==> inputs of job 1695 <==
## alu_top
module alu_top (
    input             clk,
    input      [15:0] a,
    input      [15:0] b,
    input      [2:0]  opcode,
    input             mode,
    output reg [15:0] result,
    output reg        za,
    output reg        zb,
    output reg        eq,
    output reg        gt,
    output reg        lt
);
export LEC_CHECK = 0
export ABC_AREA = 1
export CAP_MARGIN = 20
export CORE_MARGIN = 2
export CORE_UTILIZATION = 40
export CTS_CLUSTER_DIAMETER = 190
export CTS_CLUSTER_SIZE = 98
export GPL_ROUTABILITY_DRIVEN = 0
export PLACE_DENSITY_LB_ADDON = 0.29
export SLEW_MARGIN = 20
export TNS_END_PERCENT = 90
create_clock -name core_clock -period 45.0 [get_ports {clk}]
run.sh (not shown) runs the stock make flow with config.mk's settings and CLKGATE_MAP_FILE=.
==> inputs of job 3612, as changes to job 1695 <==
Settings changed: ABC_AREA 1 to default, CORE_UTILIZATION 40 to 69, CTS_CLUSTER_DIAMETER 190 to 26, CTS_CLUSTER_SIZE 98 to default, GPL_ROUTABILITY_DRIVEN 0 to default, PLACE_DENSITY_LB_ADDON 0.29 to default, SETUP_SLACK_MARGIN from default to 4.27, TNS_END_PERCENT 90 to 5.
==> flow/constraint.sdc (replaced) <==
create_clock -name core_clock -period 28.4 [get_ports {clk}]
set_input_delay 5.6800 -clock core_clock [delete_from_list [all_inputs] [get_ports {clk}]]
set_output_delay 5.6800 -clock core_clock [all_outputs]
set_load 0.01 [all_outputs]
==> inputs of job 8490, as changes to job 1695 <==
Settings changed: ABC_AREA 1 to default, CELL_PAD_IN_SITES_GLOBAL_PLACEMENT from default to 1, CORE_ASPECT_RATIO from default to 0.84, CORE_UTILIZATION 40 to 21, CTS_CLUSTER_DIAMETER 190 to default, CTS_CLUSTER_SIZE 98 to default, GPL_ROUTABILITY_DRIVEN 0 to default, HOLD_SLACK_MARGIN from default to 0.21, MIN_ROUTING_LAYER from default to met2, PLACE_DENSITY_LB_ADDON 0.29 to default, SETUP_SLACK_MARGIN from default to 5.0, SLEW_MARGIN 20 to 30, TNS_END_PERCENT 90 to 70.
==> comparison <==
- Job 3612 stopped in global routing (5_1_grt) with GRT-0232. Job 8490 ran to the end with no violations. Job 1695 finished with timing, DRC and antenna clean.
- Between job 8490 and job 1695, the lower clock-buffer cell count is in job 1695 (gap 2).
- Die area: job 3612 < job 1695 < job 8490.
- Synthesized cell count: job 3612 is smaller than job 1695 (5.6%).
- Between job 8490 and job 1695, the lower sequential share of layout area is in job 8490 (gap 0.55 points).
- Of job 8490 and job 1695, job 8490 has the higher clock skew (gap 1.2 ps).
- Of job 1695 and job 8490, job 8490 has the higher design area (gap 8.5%, measured against job 8490).
- Of job 8490 and job 1695, job 8490 has the higher combinational power (gap about 60%, measured against job 1695).
- Of job 8490 and job 1695, job 8490 has the higher power (gap 44%, measured against job 1695).
==> figures <==
item	job 1695	job 8490	job 3612
Number of vias after detailed routing	15532	23140	-
Data required, critical path	45220 ps	45270 ps	-
Sequential-to-total area share from yosys stat	7.299%	7.036%	7.036%
Worst-case vdd ir drop	24.38 uV	59.11 uV	-
Syn_area_per_cell	6.809 sq um	7.484 sq um	7.484 sq um
Tmin final	38030 ps	37470 ps	-
And+or+nand+nor area frac	26.67%	18.72%	18.72%
Pre-CTS WS	7439 ps	7603 ps	-333.2 ps
Maximum cell stage delay along the critical path	970 ps	880 ps	-
Worst-case reg-to-reg path depth	242	133	-
Core region area	38650 sq um	76570 sq um	23260 sq um
Accumulated negative setup slack	0 ps	0 ps	-
Endpoint kind of the worst setup timing path	flip-flop	flip-flop	-
RR Endpoint	result[0]$_DFF_P_	result[0]$_DFF_P_	-
Clock Network Area Fraction	1.926%	1.777%	-
Buffers inserted by post-CTS timing repair	0	0	52
Result of the run	no timing/DRC/antenna violations	no timing/DRC/antenna violations	stopped before the end
Failing step	-	-	global routing (5_1_grt)
Gate count after technology mapping	2296	2167	2167

---

==> 03-16: inputs <==
Starting RTL as in the previous note.
// alu_top
module alu_top (
    input             clk,
    input      [15:0] a,
    input      [15:0] b,
    input      [2:0]  opcode,
    input             mode,
    output reg [15:0] result,
    output reg        za,
    output reg        zb,
    output reg        eq,
    output reg        gt,
    output reg        lt
);
clock: 24.3 ns
lec_check: 0
cap_margin: 0
cell_pad_in_sites_detail_placement: 0
core_margin: 2
core_utilization: 66
max_routing_layer: met4
min_routing_layer: met1
setup_slack_margin: -0.24
slew_margin: 20
tns_end_percent: 5
==> 05-18 (differences from 03-16) <==
==> flow/config.mk (replaced) <==
export PLATFORM = sky130hd
export DESIGN_NAME = alu_top
export DESIGN_NICKNAME = alu_top
export VERILOG_FILES = /design/flow/design.v
export SDC_FILE = /design/flow/constraint.sdc
export NUM_CORES = 4
export LEC_CHECK = 0
export ABC_AREA = 1
export CAP_MARGIN = 20
export CORE_MARGIN = 2
export CORE_UTILIZATION = 64
export CTS_CLUSTER_DIAMETER = 382
export CTS_CLUSTER_SIZE = 98
export PLACE_DENSITY = 0.35
export SLEW_MARGIN = 20
export TNS_END_PERCENT = 10
==> flow/constraint.sdc (replaced) <==
create_clock -name core_clock -period 29.1 [get_ports {clk}]
set_input_delay 5.8200 -clock core_clock [delete_from_list [all_inputs] [get_ports {clk}]]
set_output_delay 5.8200 -clock core_clock [all_outputs]
set_load 0.01 [all_outputs]
==> comparison <==
05-18 finished but fails on setup timing. 03-16 failed in global routing on GRT-0116. Synthesized cell count: 03-16 is smaller than 05-18 (about 5.6%). Between 05-18 and 03-16, the lower area after synthesis is in 05-18 (gap 3.6%, measured against 03-16). Of 05-18 and 03-16, 03-16 has the higher die size (gap 0.57%, measured against 03-16).

---

==> inputs of v37 <==
==> flow/design.v <==
module alu_top (
    input             clk,
    input      [15:0] a,
    input      [15:0] b,
    input      [2:0]  opcode,
    input             mode,
    output reg [15:0] result,
    output reg        za,
    output reg        zb,
    output reg        eq,
    output reg        gt,
    output reg        lt
);
    reg [15:0] a_q, b_q;
    reg [2:0]  opcode_q;
    reg        mode_q;
    wire [15:0] alu_out;
    wire        za_w, zb_w, eq_w, gt_w, lt_w;
    ALU u_alu (.a(a_q), .b(b_q), .opcode(opcode_q), .mode(mode_q),
               .outALU(alu_out), .za(za_w), .zb(zb_w), .eq(eq_w), .gt(gt_w), .lt(lt_w));
    always @(posedge clk) begin
        a_q      <= a;
        b_q      <= b;
        opcode_q <= opcode;
        mode_q   <= mode;
        result   <= alu_out;
        za       <= za_w;
        zb       <= zb_w;
        eq       <= eq_w;
        gt       <= gt_w;
        lt       <= lt_w;
    end
endmodule

module arith(a,b,opcode,outau);
input [15:0] a;
input [15:0] b;
input [2:0] opcode;
output [15:0] outau;
reg [15:0] outau;
always@(*)
begin
	case(opcode)
	3'b000: outau = a+b;
	3'b001: outau = a * b;
	3'b010: if (a > b) begin
		outau = a - b;
		end
		else begin
		outau = b - a;
		end
	3'b011: if (a > b) begin
		outau = (b == 16'h0000) ? 16'h0000 : a / b;
		end
		else begin
		outau = (a == 16'h0000) ? 16'h0000 : b / a;
		end
	default outau = 16'h0000;
	endcase
end
endmodule
module logic_unit(a,b,opcode,outlu,za,zb,eq,gt,lt);
input [15:0] a;
input [15:0] b;
input [2:0] opcode;
output [15:0] outlu;
output za, zb,eq,gt,lt;
reg [15:0] outlu;
reg za,zb,eq,gt,lt;
always@(*)
begin
	case(opcode)
	3'b000: outlu = (a & b);
	3'b001: outlu = (a | b);
	3'b010: outlu = (~(a | b));
	3'b011: outlu = (~(a & b));
	3'b100: outlu = (~ a);
	3'b101: outlu = (~ b);
	3'b110: outlu = (a ^ b);
	3'b111: outlu = (~(a ^ b));
	endcase
end
always@(*)
begin
	if( a == b) begin
	eq = 1;
	end
	else begin
	eq = 0;
	end
	if ( a > b) begin
	gt = 1;
	end
	else begin
	gt = 0;
	end
	if ( a < b) begin
	lt = 1;
	end
	else begin
	lt = 0;
	end
	if( a == 16'h0000) begin
	za = 1;
	end
	else begin
	za = 0;
	end
	if (b == 16'h0000) begin
	zb = 1;
	end
	else begin
	zb = 0;
	end
end
endmodule
module ALU( a, b, opcode, mode, outALU, za, zb, eq, gt, lt);
input [15:0] a;
input [15:0] b;
input [2:0] opcode;
input mode;
output [15:0] outALU;
output za, zb, eq, gt, lt;
reg [15:0] outALU;
reg za, zb, eq, gt, lt;
wire [15:0] outau;
wire [15:0] outlu;
wire tza, tzb, teq, tgt, tlt;
arith a1 (.a(a), .b(b), .opcode(opcode), .outau(outau));
logic_unit l1 (.a(a), .b(b), .opcode(opcode), .outlu(outlu), .za(tza), .zb(tzb), .eq(teq), .gt(tgt), .lt(tlt));
always@(*)
begin
	if(mode == 0) begin
	outALU = outau;
	end
	else if (mode == 1) begin
	outALU = outlu;
	end
	else begin
	outALU = 16'h0000;
	end
	za = tza;
	zb = tzb;
	eq = teq;
	gt = tgt;
	lt = tlt;
end
endmodule
==> flow/run.sh <==
#!/bin/bash
# the make line also repeats each setting of config.mk as NAME=value (left out here)
make -C /OpenROAD-flow-scripts/flow DESIGN_CONFIG=/design/flow/config.mk WORK_HOME=/design/flow/orfs CLKGATE_MAP_FILE= finish
==> flow/config.mk <==
export PLATFORM = sky130hd
export DESIGN_NAME = alu_top
export DESIGN_NICKNAME = alu_top
export VERILOG_FILES = /design/flow/design.v
export SDC_FILE = /design/flow/constraint.sdc
export NUM_CORES = 4
export LEC_CHECK = 0
export CAP_MARGIN = 20
export CELL_PAD_IN_SITES_GLOBAL_PLACEMENT = 1
export CORE_MARGIN = 2
export CORE_UTILIZATION = 40
export GPL_TIMING_DRIVEN = 0
export SLEW_MARGIN = 25
==> flow/constraint.sdc <==
create_clock -name core_clock -period 45.0 [get_ports {clk}]
set_input_delay 9.0000 -clock core_clock [delete_from_list [all_inputs] [get_ports {clk}]]
set_output_delay 9.0000 -clock core_clock [all_outputs]
set_load 0.01 [all_outputs]
==> v9 (differences from v37) <==
Settings changed: ABC_AREA from default to 1, CELL_PAD_IN_SITES_GLOBAL_PLACEMENT 1 to default, CORE_UTILIZATION 40 to 69, CTS_CLUSTER_DIAMETER from default to 241, CTS_CLUSTER_SIZE from default to 98, GPL_TIMING_DRIVEN 0 to default, PLACE_DENSITY from default to 0.37, SLEW_MARGIN 25 to 20, TNS_END_PERCENT from default to 10.
==> flow/constraint.sdc (replaced) <==
create_clock -name core_clock -period 19.9 [get_ports {clk}]
set_input_delay 3.9800 -clock core_clock [delete_from_list [all_inputs] [get_ports {clk}]]
set_output_delay 3.9800 -clock core_clock [all_outputs]
set_load 0.01 [all_outputs]
==> summary of the runs <==
Die area: v9 is lower than v37 (43%). Between v9 and v37, the lower synthesized cell count is in v37 (gap about 6%, measured against v37). v9 failed in 4_1_cts, error DPL-0033. v37 produced a clean layout. Of v37 and v9, v37 has the higher area after synthesis (gap 3.7%, measured against v9).
No activity file was given, so power comes from the tool's default toggle rates.
